==> run a: inputs <==
==> flow/design.v (excerpt) <==
module Circle_Area_Calculator(clk, rst, radius, area);
  input wire clk, rst;
  input wire [31:0] radius;
  output reg [31:0] area;
  wire [31:0] Square_radius, Result;
  parameter Pi = 32'b01000000010010010000111111010000;
  FloatMultiplier_rounding FM0(.Multiplicand(radius), .Multiplier(radius), .Result(Square_radius));
  FloatMultiplier_rounding FM1(.Multiplicand(Square_radius), .Multiplier(Pi), .Result(Result));
  always @(posedge clk) begin
	if(rst) begin
		area[31:0] <= 1'b0;
	end else begin
		area[31:0] <= Result[31:0];
	end
  end
endmodule
export LEC_CHECK = 0
export ABC_AREA = 0
export CAP_MARGIN = 30
export CELL_PAD_IN_SITES_DETAIL_PLACEMENT = 1
export CELL_PAD_IN_SITES_GLOBAL_PLACEMENT = 2
export CORE_ASPECT_RATIO = 0.79
export CORE_MARGIN = 2
export CORE_UTILIZATION = 27
export CTS_CLUSTER_DIAMETER = 74
export CTS_CLUSTER_SIZE = 14
export GPL_TIMING_DRIVEN = 0
export HOLD_SLACK_MARGIN = 0.07
export MAX_ROUTING_LAYER = met4
export MIN_ROUTING_LAYER = met2
export PLACE_DENSITY_LB_ADDON = 0.09
export SETUP_SLACK_MARGIN = -0.45
export SLEW_MARGIN = 15
create_clock -name core_clock -period 38.0 [get_ports {clk}]
run.sh (not shown) runs the stock make flow with config.mk's settings and CLKGATE_MAP_FILE=.
==> inputs of run b, as changes to run a <==
--- a/flow/config.mk
+++ b/flow/config.mk
@@ -12,12 +12,9 @@
 export CORE_ASPECT_RATIO = 0.79
 export CORE_MARGIN = 2
 export CORE_UTILIZATION = 27
-export CTS_CLUSTER_DIAMETER = 74
-export CTS_CLUSTER_SIZE = 14
+export CTS_CLUSTER_SIZE = 82
 export GPL_TIMING_DRIVEN = 0
 export HOLD_SLACK_MARGIN = 0.07
-export MAX_ROUTING_LAYER = met4
-export MIN_ROUTING_LAYER = met2
-export PLACE_DENSITY_LB_ADDON = 0.09
+export PLACE_DENSITY_LB_ADDON = 0.11
 export SETUP_SLACK_MARGIN = -0.45
 export SLEW_MARGIN = 15
==> flow/constraint.sdc (replaced) <==
create_clock -name core_clock -period 20.2 [get_ports {clk}]
set_input_delay 4.0400 -clock core_clock [delete_from_list [all_inputs] [get_ports {clk}]]
set_output_delay 4.0400 -clock core_clock [all_outputs]
set_load 0.01 [all_outputs]
==> summary of the runs <==
Run a ran to the end with no violations. Run b finished but fails on setup timing. Of run b and run a, run b has the higher critical path depth (gap 7). Count of clock-buffer cells in the layout is the same in run b and run a. In flip-flop count, run b and run a do not differ. Against run b, the cell count of run a is smaller by 1.9%. Between run a and run b, the lower global-route usage is in run b (gap 12 points). In run a the cell area is smaller than in run b, by about 8%.
==> figures <==
item                                                                       run a                       run b
Drt pass-1 iters                                                               6                           7
Final setup slack of the worst path                                      1.78 ns                    -7.33 ns
Final Instance Area                                                   35700 um^2                  38800 um^2
Global-route met1 utilization                                                 0%                       33.4%
Clock transition at the registers of the reported paths                  0.05 ns                     0.06 ns
Setup-violating endpoint count in the final report                             0                          31
Result of the run                                        complete, no violations  complete, but fails checks
Reasons for failing layout checks                                              -                setup timing
CP endpoint                                                  area[30]$_SDFF_PP0_         area[28]$_SDFF_PP0_
Setup slack after placement                                             -1.20 ns                   -12.09 ns
Filler-free cell count of the finished design                               6050                        6165
DP HPWL                                                                   110 mm                      111 mm

==> 08-16: inputs <==
Circle_Area_Calculator again, from the RTL that the note above started with.
==> flow/config.mk <==
export PLATFORM = sky130hd
export DESIGN_NAME = Circle_Area_Calculator
export DESIGN_NICKNAME = Circle_Area_Calculator
export VERILOG_FILES = /design/flow/design.v
export SDC_FILE = /design/flow/constraint.sdc
export NUM_CORES = 4
export LEC_CHECK = 0
export ABC_AREA = 1
export CAP_MARGIN = 20
export CORE_MARGIN = 2
export CORE_UTILIZATION = 49
export CTS_CLUSTER_DIAMETER = 59
export CTS_CLUSTER_SIZE = 100
export SLEW_MARGIN = 20
export TNS_END_PERCENT = 5
==> flow/constraint.sdc <==
create_clock -name core_clock -period 30.0 [get_ports {clk}]
set_input_delay 6.0000 -clock core_clock [delete_from_list [all_inputs] [get_ports {clk}]]
set_output_delay 6.0000 -clock core_clock [all_outputs]
set_load 0.01 [all_outputs]
==> inputs of 07-01, as changes to 08-16 <==
==> flow/config.mk (replaced) <==
export PLATFORM = sky130hd
export DESIGN_NAME = Circle_Area_Calculator
export DESIGN_NICKNAME = Circle_Area_Calculator
export VERILOG_FILES = /design/flow/design.v
export SDC_FILE = /design/flow/constraint.sdc
export NUM_CORES = 4
export LEC_CHECK = 0
export CAP_MARGIN = 20
export CORE_MARGIN = 2
export CORE_UTILIZATION = 50
export SLEW_MARGIN = 20
export TNS_END_PERCENT = 5
==> flow/constraint.sdc (replaced) <==
create_clock -name core_clock -period 15.6 [get_ports {clk}]
set_input_delay 3.1200 -clock core_clock [delete_from_list [all_inputs] [get_ports {clk}]]
set_output_delay 3.1200 -clock core_clock [all_outputs]
set_load 0.01 [all_outputs]
==> inputs of 06-05, as changes to 08-16 <==
==> flow/config.mk (replaced) <==
export PLATFORM = sky130hd
export DESIGN_NAME = Circle_Area_Calculator
export DESIGN_NICKNAME = Circle_Area_Calculator
export VERILOG_FILES = /design/flow/design.v
export SDC_FILE = /design/flow/constraint.sdc
export NUM_CORES = 4
export LEC_CHECK = 0
export ABC_AREA = 0
export CAP_MARGIN = 20
export CELL_PAD_IN_SITES_DETAIL_PLACEMENT = 2
export CORE_ASPECT_RATIO = 0.99
export CORE_MARGIN = 3
export CORE_UTILIZATION = 40
export CTS_CLUSTER_DIAMETER = 357
export CTS_CLUSTER_SIZE = 20
export GPL_ROUTABILITY_DRIVEN = 0
export MIN_ROUTING_LAYER = met2
export PLACE_DENSITY_LB_ADDON = 0.24
export SLEW_MARGIN = 20
export TNS_END_PERCENT = 85
==> inputs of 06-14, as changes to 08-16 <==
==> flow/config.mk (replaced) <==
export PLATFORM = sky130hd
export DESIGN_NAME = Circle_Area_Calculator
export DESIGN_NICKNAME = Circle_Area_Calculator
export VERILOG_FILES = /design/flow/design.v
export SDC_FILE = /design/flow/constraint.sdc
export NUM_CORES = 4
export LEC_CHECK = 0
export CAP_MARGIN = 20
export CORE_MARGIN = 2
export CORE_UTILIZATION = 68
export SETUP_SLACK_MARGIN = -2.0
export SLEW_MARGIN = 20
export TNS_END_PERCENT = 10
==> results.txt <==
Results of the flow run.

The simple-gate share of the synthesized area stands at 0.192. In this run the cell area of the synthesized design comes to roughly 32,000 um^2. The synthesized-area fraction occupied by adder cells stands at 0.310. The area of the core region stands at a little under 80,000 um^2. The met2 layer usage reported by global route stands at 0.865. In this run, placement finished with an instance count of between 5,000 and 6,000. Per the Yosys statistics, synthesis produced about 4,300 cells. The run stopped with a tool error. The tool reported: "[ERROR GRT-0116] Global routing finished with congestion. Check the congestion regions in the DRC Viewer".

The area fraction in compound gates stands at 0.255. Progress stopped at global routing.
the above is filed under 06-05

==> results.txt <==
The full implementation flow was run.

In this run, the synthesized area fraction spent on AND-OR/OR-AND gates is recorded as 0.255. The number of cell instances after yosys synthesis stands at between 4,000 and 5,000. In the post-route analysis, the smallest setup slack over all paths is -20.5 ps. The region available for standard cell placement spans approximately 47,000 um^2. The simple-gate share of the synthesized area stands at 0.192. The checks that failed were setup timing.

For this run, the final setup violation count is recorded as 1. Including well taps, the total number of placed cells is about 5,100. The run finished, with violations left.
the above is filed under 06-14

==> results.txt <==
The full implementation flow was run.

The total area inside the core boundary comes to ~66,000 um^2. The area of the mapped netlist stands at between 30,000 and 40,000 um^2. The met2 layer usage reported by global route stands at 0.412. The buffering overhead stands at 0.0345. The area fraction in compound gates stands at 0.169.

The number of cell instances after yosys synthesis stands at a little over 5,000. Per the synthesis report, the adder-cell share of the synthesized area is 0.307. The run finished with no timing, DRC or antenna violations.
the above is filed under 08-16

==> results.txt <==
The full implementation flow was run.

The end-of-flow timing check tallies setup violations at 31. The setup slack after layout stands at -9190 ps. met2 track demand over resource after global routing is 0.552. The layout checks failed on setup timing. The run finished, with violations left. The area fraction in compound gates stands at 0.255.

The simple-gate share of the synthesized area stands at 0.192.
the above is filed under 07-01


==> run K <==
Starting RTL as in the previous note.
export LEC_CHECK = 0
export ABC_AREA = 1
export CAP_MARGIN = 35
export CORE_ASPECT_RATIO = 0.5
export CORE_MARGIN = 2
export CORE_UTILIZATION = 72
export CTS_CLUSTER_DIAMETER = 346
export CTS_CLUSTER_SIZE = 97
export PLACE_DENSITY = 0.37
export SETUP_SLACK_MARGIN = -1.44
export SLEW_MARGIN = 20
export TNS_END_PERCENT = 15
create_clock -name core_clock -period 17.9 [get_ports {clk}]
==> run A (differences from run K) <==
Settings changed: ABC_AREA 1 to not set, CAP_MARGIN 35 to 20, CORE_ASPECT_RATIO 0.5 to not set, CORE_UTILIZATION 72 to 50, CTS_CLUSTER_DIAMETER 346 to not set, PLACE_DENSITY 0.37 to not set, SETUP_SLACK_MARGIN -1.44 to not set, TNS_END_PERCENT 15 to not set.
==> flow/constraint.sdc (replaced) <==
create_clock -name core_clock -period 27.1 [get_ports {clk}]
set_input_delay 5.4200 -clock core_clock [delete_from_list [all_inputs] [get_ports {clk}]]
set_output_delay 5.4200 -clock core_clock [all_outputs]
set_load 0.01 [all_outputs]
==> results.txt <==
Numbers from the implementation run.

In the post-synthesis netlist, the biggest area contributors are sky130_fd_sc_hd__ha_1 (24%), sky130_fd_sc_hd__xnor2_1 (11%), sky130_fd_sc_hd__fa_1 (6.5%). The worst path setup slack after routing is -0.125 ns. Yosys stat counts ~4,300 cells in the synthesized netlist. The area recorded from the Yosys report for this design is ~32,000 um^2. The effective utilization at floorplan is between 50 and 60%.

The layout checks failed on setup timing. Yosys reports that the most numerous cell types are sky130_fd_sc_hd__ha_1 (630), sky130_fd_sc_hd__xnor2_1 (416), sky130_fd_sc_hd__a21oi_1 (406). The area fraction in compound gates is between 20% and 30%. Per the post-synthesis report, the number of cells in the design is about 4,300.

Setup violations remaining at the end of the flow were counted as 3. The floorplan step set the die width to between 200 and 300 um. Counting distinct cell types in the post-synthesis netlist gives about 110. The run finished, with violations left. The synthesized cell area is 32,300 um^2. The area share of and/or/nand/nor cells after synthesis is approximately a fifth. The chip occupies ~67,000 um^2. sky130_fd_sc_hd__ha_1 is the most common cell in the netlist. The synthesized netlist devotes a little under a third of its cell area to adder and majority cells.

The share of synthesized area spent on multiplexers is less than 1%. After its last routability iteration, the placer logged a weighted congestion of approximately 0.9.
(the above is from run A)
==> results.txt <==
Implementation results.

Counting instances in the post-synthesis netlist gives the leading cell types as sky130_fd_sc_hd__inv_1 (1,077), sky130_fd_sc_hd__nand2_1 (925), sky130_fd_sc_hd__ha_1 (630). The run stopped with a tool error. The share of synthesized area spent on multiplexers is 0%. The cell-mix breakdown from Yosys lists the simple-gate area share as between 20% and 30%. sky130_fd_sc_hd__inv_1 is the most common cell in the netlist. The synthesized instance count is roughly 5,000.

The last stage reached is detailed placement. After synthesis, the cell types taking the most area are sky130_fd_sc_hd__ha_1 (24%), sky130_fd_sc_hd__inv_1 (12%), sky130_fd_sc_hd__nand2_1 (11%).

The tool reported: "[ERROR DPL-0038] Utilization greater than 100%, impossible to legalize". The synthesized cell area is approximately 32,000 um^2. Counting distinct cell types in the post-synthesis netlist gives ~69. The share of the core area taken by cells at floorplan is between 70 and 80%.

The yosys cell count is slightly above 5,000. In this run the full chip footprint comes out at 46,900 um^2. The horizontal die size is slightly above 300 um. Yosys reported that registers with async set or reset make up 0%.
(the above is from run K)
